Design triangle, start of the top module:
module triangle(clk, reset, nt, xi, yi, busy, po, xo, yo);
input        clk, reset, nt;
input  [2:0] xi, yi;
output       busy, po;
output [2:0] xo, yo;
reg busy, po;
reg [4:0] state, next_state;  
reg [6:0] x_cor[0:2];         
reg [6:0] y_cor[0:2];         
reg [1:0] s0_count;           
reg s1_count;                 
reg s2_count;                 
reg s7_count;                 
reg [4:0] horiz;              
reg [3:0] out_count;          
reg signed [8:0] a[0:1];      
reg signed [8:0] b[0:1];      
reg signed [8:0] c[0:1];      
reg [3:0] ep, save_ep;        
reg signed [7:0] value;       
reg [1:0] o_idx;              
reg [2:0] xo, yo;             
reg loc;                      
reg [3:0] start;              
parameter s0=5'd0,s1=5'd1,s2=5'd2,s3=5'd3,s4=5'd4,s5=5'd5,s6=5'd6,s7=5'd7;
integer i,j;
always @(posedge clk or posedge reset)begin
    if(reset) state<=s0;
    else state<=next_state;
end
always @(*)begin
    case(state)
        s0:next_state=(s0_count==2'd3)?s1:s0;
        s1:next_state=(s1_count==1'b1)?s2:s1;
        s2:next_state=(out_count==y_cor[0]||out_count==y_cor[1]||out_count==y_cor[2])?s5:((s2_count==1'b1)?((value==8'd0)?s5:((value[7]==1'b0)?s3:s4)):s2);
        s3:next_state=(o_idx==2'd2)?s5:s2;
        s4:next_state=(o_idx==2'd1)?s5:s2;
        s5:next_state=(out_count==y_cor[0]||out_count==y_cor[2])?s6:((loc==1'b0)?((out_count==y_cor[1])?((start==x_cor[1])?s6:s5):((start==ep)?s6:s5)):((start==x_cor[0])?s6:s5));
        s6:next_state=(out_count==y_cor[2])?s7:s2;
        s7:next_state=(s7_count==1'b1)?s0:s7;
        default:next_state=s0;
    endcase
end
always @(posedge clk or posedge reset)begin
    if(reset) busy<=1'b0;
    else begin
        if(state==s7&&s7_count==1'b1) busy<=1'b0;
        else if(state==s0&&s0_count==2'd0&&nt==1'b0) busy<=1'b0;
        else busy<=1'b1;
    end
end
always @(posedge clk or posedge reset)begin
    if(reset) s0_count<=2'd0;
    else begin
        if(state==s7) s0_count<=2'd0;
        else if(state==s0&&s0_count==2'd0&&nt==1'b0) s0_count<=2'd0;
        else s0_count<=s0_count+2'd1;
    end
end
always @(posedge clk or posedge reset)begin
    if(reset)begin
        s1_count<=1'b0;
    end
    else begin
        if(state==s1) s1_count<=1'b1;
        else s1_count<=1'b0;
    end
end
always @(posedge clk or posedge reset)begin
    if(reset)begin
        s2_count<=1'b0;
    end
  ...
For scale: roughly 1300 cells after synthesis, roughly 110 flip-flops, about 17 I/O pins.
export LEC_CHECK = 0
export ABC_AREA = 1
export CAP_MARGIN = 0
export CORE_MARGIN = 2
export CORE_UTILIZATION = 72
export CTS_CLUSTER_DIAMETER = 357
export CTS_CLUSTER_SIZE = 15
export PLACE_DENSITY_LB_ADDON = 0.02
export SETUP_SLACK_MARGIN = 0.78
export SLEW_MARGIN = 30
create_clock -name core_clock -period 2.75 [get_ports {clk}]
run.sh (not shown) runs the stock make flow with config.mk's settings and CLKGATE_MAP_FILE=.
The starting point died in 5_1_grt, error DPL-0038.
Edit:
- CAP_MARGIN: 0 -> 20
- CTS_CLUSTER_DIAMETER: 357 -> not set
- CTS_CLUSTER_SIZE: 15 -> not set
- PLACE_DENSITY_LB_ADDON: 0.02 -> not set
- SETUP_SLACK_MARGIN: 0.78 -> 0.94
- SLEW_MARGIN: 30 -> 20
- clock period: 2.75 -> 5.04 ns (I/O delays scaled with it)
What happened: Now the flow completed without violations. Die size is unchanged. Area after synthesis stays the same. Synthesized cell count does not change.
Edit:
- PLACE_DENSITY_LB_ADDON: not set -> 0.19
- SETUP_SLACK_MARGIN: 0.94 -> -0.09
- clock period: 5.04 -> 3.94 ns (I/O delays scaled with it)
This time the run completed and failed the layout checks on setup timing.
Flip-flop count stays the same.
Worst setup slack degrades by 1100 ps.
Non-clock buffer count grows by 59.
Hold slack improved by 6.2 ps.
Maximum frequency went up slightly.
Total power climbs by about a fifth.
Sequential share of layout area went down by 0.77 points.
Routed wire length rises by a few percent.
Edit:
- ABC_AREA: 1 -> not set
- CORE_UTILIZATION: 72 -> 40
- PLACE_DENSITY_LB_ADDON: 0.19 -> not set
- SETUP_SLACK_MARGIN: -0.09 -> not set
- clock period: 3.94 -> 4.12 ns (I/O delays scaled with it)
=>
- The new run finished but fails on setup timing
- area after synthesis falls by 4.7%
- clock power rises by 4.4%
- via count falls by 24%
- wire length falls by 14%
Edit:
- CORE_UTILIZATION: 40 -> 68
- SETUP_SLACK_MARGIN: not set -> 0.96
- clock period: 4.12 -> 3.31 ns (I/O delays scaled with it)
Outcome: The changed run completed, yet does not pass: setup timing. Maximum frequency drops by 6.4%. Total power is higher by about 45%. Global-route usage rises by 19 points.

========
triangle again, from the RTL that the note above started with.
make LEC_CHECK=0 ABC_AREA=1 CAP_MARGIN=20 CORE_MARGIN=2 CORE_UTILIZATION=72 CTS_CLUSTER_SIZE=90 PLACE_DENSITY_LB_ADDON=0.27 SETUP_SLACK_MARGIN=-0.16 SLEW_MARGIN=20 finish   # period 3.42 ns
The baseline completed and failed the layout checks on setup timing.
Next try:
==> flow/config.mk (replaced) <==
export PLATFORM = sky130hd
export DESIGN_NAME = triangle
export DESIGN_NICKNAME = triangle
export VERILOG_FILES = /design/flow/design.v
export SDC_FILE = /design/flow/constraint.sdc
export NUM_CORES = 4
export LEC_CHECK = 0
export CAP_MARGIN = 20
export CORE_MARGIN = 2
export CORE_UTILIZATION = 72
export SLEW_MARGIN = 20
==> flow/constraint.sdc (replaced) <==
create_clock -name core_clock -period 5.44 [get_ports {clk}]
set_input_delay 1.0880 -clock core_clock [delete_from_list [all_inputs] [get_ports {clk}]]
set_output_delay 1.0880 -clock core_clock [all_outputs]
set_load 0.01 [all_outputs]
Now the flow finished with timing, DRC and antenna clean.
Clock-buffer cell count came out higher by 2.
Fmax came out lower by 8.7%.
Flip-flop count stays the same.
Routed wire length came out lower by 21%.
Total power came out lower by 23%.
Critical path depth came out lower by 3.
Final area came out lower by 13%.
Clock power came out lower by 42%.
Hold slack degrades by 0.011 ns.
Synthesized area came out lower by 4.7%.
Worst setup slack improves by 1.6 ns.
Next try:
--- a/flow/config.mk
+++ b/flow/config.mk
@@ -6,6 +6,10 @@
 export NUM_CORES = 4
 export LEC_CHECK = 0
+export ABC_AREA = 1
 export CAP_MARGIN = 20
 export CORE_MARGIN = 2
 export CORE_UTILIZATION = 72
+export CTS_CLUSTER_DIAMETER = 400
+export CTS_CLUSTER_SIZE = 95
 export SLEW_MARGIN = 20
+export TNS_END_PERCENT = 40
==> flow/constraint.sdc (replaced) <==
create_clock -name core_clock -period 2.89 [get_ports {clk}]
set_input_delay 0.5780 -clock core_clock [delete_from_list [all_inputs] [get_ports {clk}]]
set_output_delay 0.5780 -clock core_clock [all_outputs]
set_load 0.01 [all_outputs]
Outcome:
- The changed run produced a layout that fails on setup timing
- die size rises by 4.8%
- combinational power falls by 82%
- final area rises by 19%
- global-route usage rises by 4.7 points
- total power rises by 50%
Next try:
==> flow/config.mk (replaced) <==
export PLATFORM = sky130hd
export DESIGN_NAME = triangle
export DESIGN_NICKNAME = triangle
export VERILOG_FILES = /design/flow/design.v
export SDC_FILE = /design/flow/constraint.sdc
export NUM_CORES = 4
export LEC_CHECK = 0
export CAP_MARGIN = 20
export CORE_MARGIN = 2
export CORE_UTILIZATION = 66
export SLEW_MARGIN = 20
==> flow/constraint.sdc (replaced) <==
create_clock -name core_clock -period 4.74 [get_ports {clk}]
set_input_delay 0.9480 -clock core_clock [delete_from_list [all_inputs] [get_ports {clk}]]
set_output_delay 0.9480 -clock core_clock [all_outputs]
set_load 0.01 [all_outputs]
- The changed run finished with timing, DRC and antenna clean
- cell count goes down by a quarter to a third
- critical path depth fell by 5
- power fell by about a fifth
- cell area fell by about a fifth
- worst setup slack gets better by 1.8 ns
- global-route usage goes down by 6.5 points
- routed wire length fell by about a fifth
- core utilization drops by 16 points
- synthesized cell count goes down by about a fifth
Next try:
--- a/flow/config.mk
+++ b/flow/config.mk
@@ -6,6 +6,9 @@
 export NUM_CORES = 4
 export LEC_CHECK = 0
+export ABC_AREA = 1
 export CAP_MARGIN = 20
 export CORE_MARGIN = 2
-export CORE_UTILIZATION = 66
+export CORE_UTILIZATION = 72
+export CTS_CLUSTER_SIZE = 30
+export PLACE_DENSITY = 0.82
 export SLEW_MARGIN = 20
==> flow/constraint.sdc (replaced) <==
create_clock -name core_clock -period 4.16 [get_ports {clk}]
set_input_delay 0.8320 -clock core_clock [delete_from_list [all_inputs] [get_ports {clk}]]
set_output_delay 0.8320 -clock core_clock [all_outputs]
set_load 0.01 [all_outputs]
Now the flow completed, yet does not pass: setup timing.
Global-route usage goes up by 4.7 points.
Power fell by roughly a tenth.
Critical path depth goes up by 8.
Setup slack is worse by 0.56 ns.
Final cell count came out higher by a quarter to a third.
Cell area grows by roughly a tenth.
First-iteration DRC count went up by about a fifth.

========
## P
triangle again, from the RTL that the note above started with.
clock: 2.75 ns
lec_check: 0
abc_area: 1
cap_margin: 0
core_margin: 2
core_utilization: 72
cts_cluster_diameter: 357
cts_cluster_size: 15
place_density_lb_addon: 0.02
setup_slack_margin: 0.72
slew_margin: 30
global routing: P exited with error
The following lists how Q was set up differently from P:
Settings: SETUP_SLACK_MARGIN no longer set, was 0.72; CTS_CLUSTER_SIZE now 30, was 15; CAP_MARGIN now 20, was 0; PLACE_DENSITY now 0.37, previously not set; PLACE_DENSITY_LB_ADDON no longer set, was 0.02; CTS_CLUSTER_DIAMETER no longer set, was 357; SLEW_MARGIN now 20, was 30; the clock period (ns, I/O delays scaled along) now 3.94, was 2.75.
==> comparison <==
- From the logs: Q reached the end of the flow and failed the layout checks with setup timing.
- Re number of instances in the placed design: Q is 2.6% down on P.
- Number of gates given a new drive strength after cts came out lower on Q than on P.
- Taking P as the reference, in Q and-or/or-and share of the synthesized area held steady, number of placed I/O pins ~0 delta, starting utilization of the core area ~0 delta, post-placement cell area fell by 5.4%, count of buffers added by post-CTS timing repair for setup shrank by 29.
- Re adder and majority cell fraction of the synthesized area: no difference whatsoever between P and Q.
- Of Q and P, Q shows the higher setup slack after placement, with P below it.
- Q vs P: sum of net half-perimeters after detailed placement down by a few percent
For R, these inputs were changed with respect to Q:
Settings: CORE_UTILIZATION now 40, was 72; CTS_CLUSTER_SIZE no longer set, was 30; PLACE_DENSITY no longer set, was 0.37; ABC_AREA no longer set, was 1; the clock period (ns, I/O delays scaled along) now 4.74, was 3.94.
==> comparison <==
- [compare] base=Q new=R: design area now smaller; post-CTS setup-driven buffer insertion count now smaller; detailed-route via count now smaller.
- The flow did not stop early for R: all stages ran, and the layout cleared the timing, design-rule and antenna checks.
diff inputs: R => S
Settings: a change of CORE_UTILIZATION from 40 to 70; an added ABC_AREA of 1; an added SETUP_SLACK_MARGIN of -0.16; a change of the clock period (ns, I/O delays scaled along) from 4.74 to 3.42.
Findings:
Worst hold slack delta (S -> R): insignificant. Max final estimated routing congestion in global placement across S and R: S. Between S and R, it is S whose post-placement worst setup slack is lower, by 1270 ps. S -> stages 100% | layout checks FAIL | setup timing.
Power and IR drop assume default switching activity.
